==> flow/design.v (excerpt) <==
module gca_dlnv(
    input [31:0]    coord0,
    input [31:0]    coord1,
    input           ld,
    input           step,
    input           CLK,
    output          FC,
    output [20:0]   ADDR
);
Size in the first run: about 1300 cells after synthesis, ~81 flip-flops, about 10000 um^2 of cells after synthesis.
Settings: LEC_CHECK=0, CAP_MARGIN=20, CORE_MARGIN=10, CORE_UTILIZATION=40, CTS_CLUSTER_DIAMETER=397, CTS_CLUSTER_SIZE=98, PLACE_DENSITY=0.38, SLEW_MARGIN=20, TNS_END_PERCENT=5; clock period 5.0 ns.
run.sh (not shown) runs the stock make flow with config.mk's settings and CLKGATE_MAP_FILE=.
Edit:
Settings changed: CORE_MARGIN 10 to 2, CORE_UTILIZATION 40 to 66, CTS_CLUSTER_DIAMETER 397 to default, CTS_CLUSTER_SIZE 98 to default, PLACE_DENSITY 0.38 to default, SETUP_SLACK_MARGIN from default to 1.0, TNS_END_PERCENT 5 to default.
Clock period 5.0 ns to 3.9 ns, I/O delays scaled along.
With this change the flow produced a layout that fails on setup timing.
Via count rises by 25%.
Worst setup slack loses 0.82 ns.
Cell area climbs by about 19%.
Edit:
Settings changed: CAP_MARGIN 20 to 15, CORE_UTILIZATION 66 to 72, SETUP_SLACK_MARGIN 1.0 to -0.27.
Result:
- The changed run completed and failed the layout checks on setup timing
- synthesized area is unchanged
- setup slack improved by 0.25 ns
- die area went down by a little under a tenth
- routed wire length is lower by a quarter to a third
- first-iteration DRC count falls by well over a third
Edit:
Settings changed: CAP_MARGIN 15 to 20, CORE_UTILIZATION 72 to 40, SETUP_SLACK_MARGIN -0.27 to default.
Clock period 3.9 ns to 5.0 ns, I/O delays scaled along.
Outcome: Now the flow passed the timing, design-rule and antenna checks; sequential cell count is unchanged; global-route usage decreases by 17 points; worst setup slack gains 0.59 ns; hold slack loses 0.010 ns; cell count increases by 6.8%; non-clock buffer count decreases by 46.

Setup of red:
gca_dlnv again, from the RTL that the note above started with.
Design gca_dlnv, start of the top module:
module gca_dlnv(
    input [31:0]    coord0,
    input [31:0]    coord1,
    input           ld,
    input           step,
    input           CLK,
    output          FC,
    output [20:0]   ADDR
);
make LEC_CHECK=0 CAP_MARGIN=0 CORE_MARGIN=8 CORE_UTILIZATION=40 CTS_CLUSTER_SIZE=49 GPL_TIMING_DRIVEN=0 MIN_ROUTING_LAYER=met2 SETUP_SLACK_MARGIN=1.18 SLEW_MARGIN=20 finish   # period 4.79 ns
red went all the way through synthesis, placement and routing and the layout is clean on timing, DRC and antenna.
What blue does differently from red at the input level:
Settings: an added GPL_ROUTABILITY_DRIVEN of 0; a change of SETUP_SLACK_MARGIN from 1.18 to 0.29; an added CORE_ASPECT_RATIO of 1.92; an added ABC_AREA of 1; a change of SLEW_MARGIN from 20 to 15; an added MAX_ROUTING_LAYER of met4; an added CTS_CLUSTER_DIAMETER of 204; an added CELL_PAD_IN_SITES_GLOBAL_PLACEMENT of 1.
blue ran to completion and came out clean on the timing, design-rule and antenna checks.
blue: delay of the slowest cell on the worst path 0.06 ns below red
First-iteration DRC count, blue and red: higher on blue
Non-clock buffer count went down by more than a quarter going from red to blue.
Total routed wirelength in blue vs red: up about 30%
Against red, final non-filler cell area in blue came out better.
Comparing blue and red, sequential-to-total area share from yosys stat is lower on blue.
blue reports its launch point of the worst path as coord1[10] while red reports dy[2].
Going from red to blue, buffering stage count on the worst path with inverters included grows by 3.
diff inputs: blue => green
Settings: CORE_MARGIN changed from 8 to 2; CTS_CLUSTER_SIZE removed (was 49); GPL_TIMING_DRIVEN removed (was 0); MAX_ROUTING_LAYER removed (was met4); MIN_ROUTING_LAYER removed (was met2); GPL_ROUTABILITY_DRIVEN removed (was 0); SETUP_SLACK_MARGIN removed (was 0.29); CTS_CLUSTER_DIAMETER removed (was 204); CORE_UTILIZATION changed from 40 to 11; ABC_AREA removed (was 1); CELL_PAD_IN_SITES_GLOBAL_PLACEMENT removed (was 1); SLEW_MARGIN changed from 15 to 20; CAP_MARGIN changed from 0 to 20; CORE_ASPECT_RATIO removed (was 1.92); the clock period (ns, I/O delays scaled along) changed from 4.79 to 5.19.
Findings:
Diff blue -> green: ratio of final minimum period to clock period rose by 3.2 points.
--- input diff green..orange ---
Settings: an added TNS_END_PERCENT of 40; a change of SLEW_MARGIN from 20 to 10; a change of CORE_UTILIZATION from 11 to 40; a change of the clock period (ns, I/O delays scaled along) from 5.19 to 5.0.
Findings:
Compare orange and green | total number of vias higher: orange. Of orange and green, the lower register-to-register slack belongs to orange. Relative area of clock buffers and inverters in the final design: orange higher than green. Re critical path depth in cells: orange is 1 up on green. met2 wire length was higher in green than in orange.
Inputs modified between orange and purple:
Settings: PLACE_DENSITY_LB_ADDON newly set to 0.12; CTS_CLUSTER_SIZE newly set to 15; SLEW_MARGIN changed from 10 to 20; CTS_CLUSTER_DIAMETER newly set to 100; TNS_END_PERCENT changed from 40 to 5; CORE_UTILIZATION changed from 40 to 30.
==> results <==
In purple the clock period minus worst slack turned out 0.034 ns higher than in orange. Fraction of met3 tracks used by global routing in purple is 0.48 points lower than in orange. In purple, the via count came out 225 below the value in orange. Post-route clock period utilization: purple higher than orange. Aggregate global-route resource usage, purple and orange: larger value in orange. Cmp purple and orange / worst setup slack / higher: orange. In the final reports, the cell area of purple is larger than that of orange. Number of rows created at floorplan, purple vs orange: up by more than 10%. [purple] layout clock buffer count fell 2 relative to orange.

Setup of wip/nickel:
Starting RTL as in the previous note.
Settings: LEC_CHECK=0, CAP_MARGIN=20, CELL_PAD_IN_SITES_GLOBAL_PLACEMENT=1, CORE_ASPECT_RATIO=0.74, CORE_MARGIN=2, CORE_UTILIZATION=42, CTS_CLUSTER_DIAMETER=131, CTS_CLUSTER_SIZE=89, PLACE_DENSITY_LB_ADDON=0.23, SLEW_MARGIN=20, TNS_END_PERCENT=10; clock period 3.22 ns.
wip/nickel finished all stages; however, its layout fails the closing checks, the failures being setup timing.
Here is what was changed in the inputs of wip/indigo compared with wip/nickel.
# wip/nickel
export LEC_CHECK = 0
export CAP_MARGIN = 20
export CELL_PAD_IN_SITES_GLOBAL_PLACEMENT = 1
export CORE_ASPECT_RATIO = 0.74
export CORE_MARGIN = 2
export CORE_UTILIZATION = 42
export CTS_CLUSTER_DIAMETER = 131
export CTS_CLUSTER_SIZE = 89
export PLACE_DENSITY_LB_ADDON = 0.23
export SLEW_MARGIN = 20
export TNS_END_PERCENT = 10
create_clock -name core_clock -period 3.22 [get_ports {CLK}]
# wip/indigo
export LEC_CHECK = 0
export CAP_MARGIN = 20
export CORE_MARGIN = 2
export CORE_UTILIZATION = 40
export SLEW_MARGIN = 20
create_clock -name core_clock -period 4.56 [get_ports {CLK}]
### Flow results
- Total wirelength of the detailed-routed design down 3900 um in wip/indigo wrt wip/nickel
- On starting DRC count in detailed routing, wip/indigo does worse than wip/nickel.
- Compare wip/nickel and wip/indigo | global-route wire length before repair higher: wip/nickel
- | total cell area at the placement stage | higher: wip/nickel |
- Lower share of cell area taken by flip-flops and latches among wip/nickel and wip/indigo: wip/nickel
- For clock transition at the registers of the reported paths, wip/nickel and wip/indigo come out practically identical.
- Cell count along the critical path, wip/nickel and wip/indigo, higher one = wip/nickel.
- In summary, wip/indigo completed successfully, with a layout that passed the timing, design-rule and antenna checks.
Modified inputs, wip/tundra compared to wip/indigo
# wip/indigo
export LEC_CHECK = 0
export CAP_MARGIN = 20
export CORE_MARGIN = 2
export CORE_UTILIZATION = 40
export SLEW_MARGIN = 20
create_clock -name core_clock -period 4.56 [get_ports {CLK}]
# wip/tundra
export LEC_CHECK = 0
export CAP_MARGIN = 20
export CORE_MARGIN = 2
export CORE_UTILIZATION = 72
export CTS_CLUSTER_DIAMETER = 41
export HOLD_SLACK_MARGIN = -0.1
export SLEW_MARGIN = 20
export TNS_END_PERCENT = 40
create_clock -name core_clock -period 3.78 [get_ports {CLK}]
--- outcome ---
Although wip/tundra finished all stages, its layout failed final checks on setup timing. On routed wire length, the lower figure sits with wip/indigo, not wip/tundra. wip/indigo reports its critical path endpoint as FC while wip/tundra reports error[14]. Comparing wip/tundra and wip/indigo, the higher signed area change from the synthesized netlist to the final layout is on wip/tundra. In the tables for wip/tundra and wip/indigo, critical path depth reads higher with wip/tundra.
## Diff of input files: wip/willow against wip/tundra
# wip/tundra
export LEC_CHECK = 0
export CAP_MARGIN = 20
export CORE_MARGIN = 2
export CORE_UTILIZATION = 72
export CTS_CLUSTER_DIAMETER = 41
export HOLD_SLACK_MARGIN = -0.1
export SLEW_MARGIN = 20
export TNS_END_PERCENT = 40
create_clock -name core_clock -period 3.78 [get_ports {CLK}]
# wip/willow
export LEC_CHECK = 0
export CAP_MARGIN = 20
export CORE_MARGIN = 2
export CORE_UTILIZATION = 51
export SLEW_MARGIN = 20
create_clock -name core_clock -period 4.06 [get_ports {CLK}]
[summary]
Having completed the whole flow, wip/willow delivered a layout that passed the timing, design-rule and antenna checks.
Comparing wip/tundra and wip/willow, the higher final standard cell utilization of the core is on wip/tundra.
Re share of final layout cell area taken by non-clock buffers: wip/tundra and wip/willow aren't equal, and the higher value belongs to wip/tundra.
Relative to wip/tundra, wip/willow improves reg2reg setup slack.
Worst-skew pair later-pin latency delta (wip/tundra -> wip/willow): insignificant
When the final numbers for wip/tundra and wip/willow were put side by side, the final clock period utilization by the worst path turned out to be smaller in wip/willow.
Setup changes, wip/willow to wip/sierra
# wip/willow
export LEC_CHECK = 0
export CAP_MARGIN = 20
export CORE_MARGIN = 2
export CORE_UTILIZATION = 51
export SLEW_MARGIN = 20
create_clock -name core_clock -period 4.06 [get_ports {CLK}]
# wip/sierra
export LEC_CHECK = 0
export CAP_MARGIN = 30
export CORE_MARGIN = 2
export CORE_UTILIZATION = 72
export CTS_CLUSTER_DIAMETER = 358
export PLACE_DENSITY = 0.67
export SLEW_MARGIN = 20
create_clock -name core_clock -period 3.78 [get_ports {CLK}]
==> results <==
Although it ran to completion, wip/sierra produced a layout that fails the final checks because of setup timing.
Minimum clock period after layout essentially unchanged between wip/sierra and wip/willow.
wip/willow was smaller in final cell area than wip/sierra.
wip/sierra: multi-input gate share of total cell area 0.28 points below wip/willow
wip/sierra: horizontal die size about 15% below wip/willow
[wip/sierra] floorplan die height fell 15% relative to wip/willow
Note that the wire length on met3 recorded for wip/sierra amounts to 2.1 times the value seen in wip/willow.
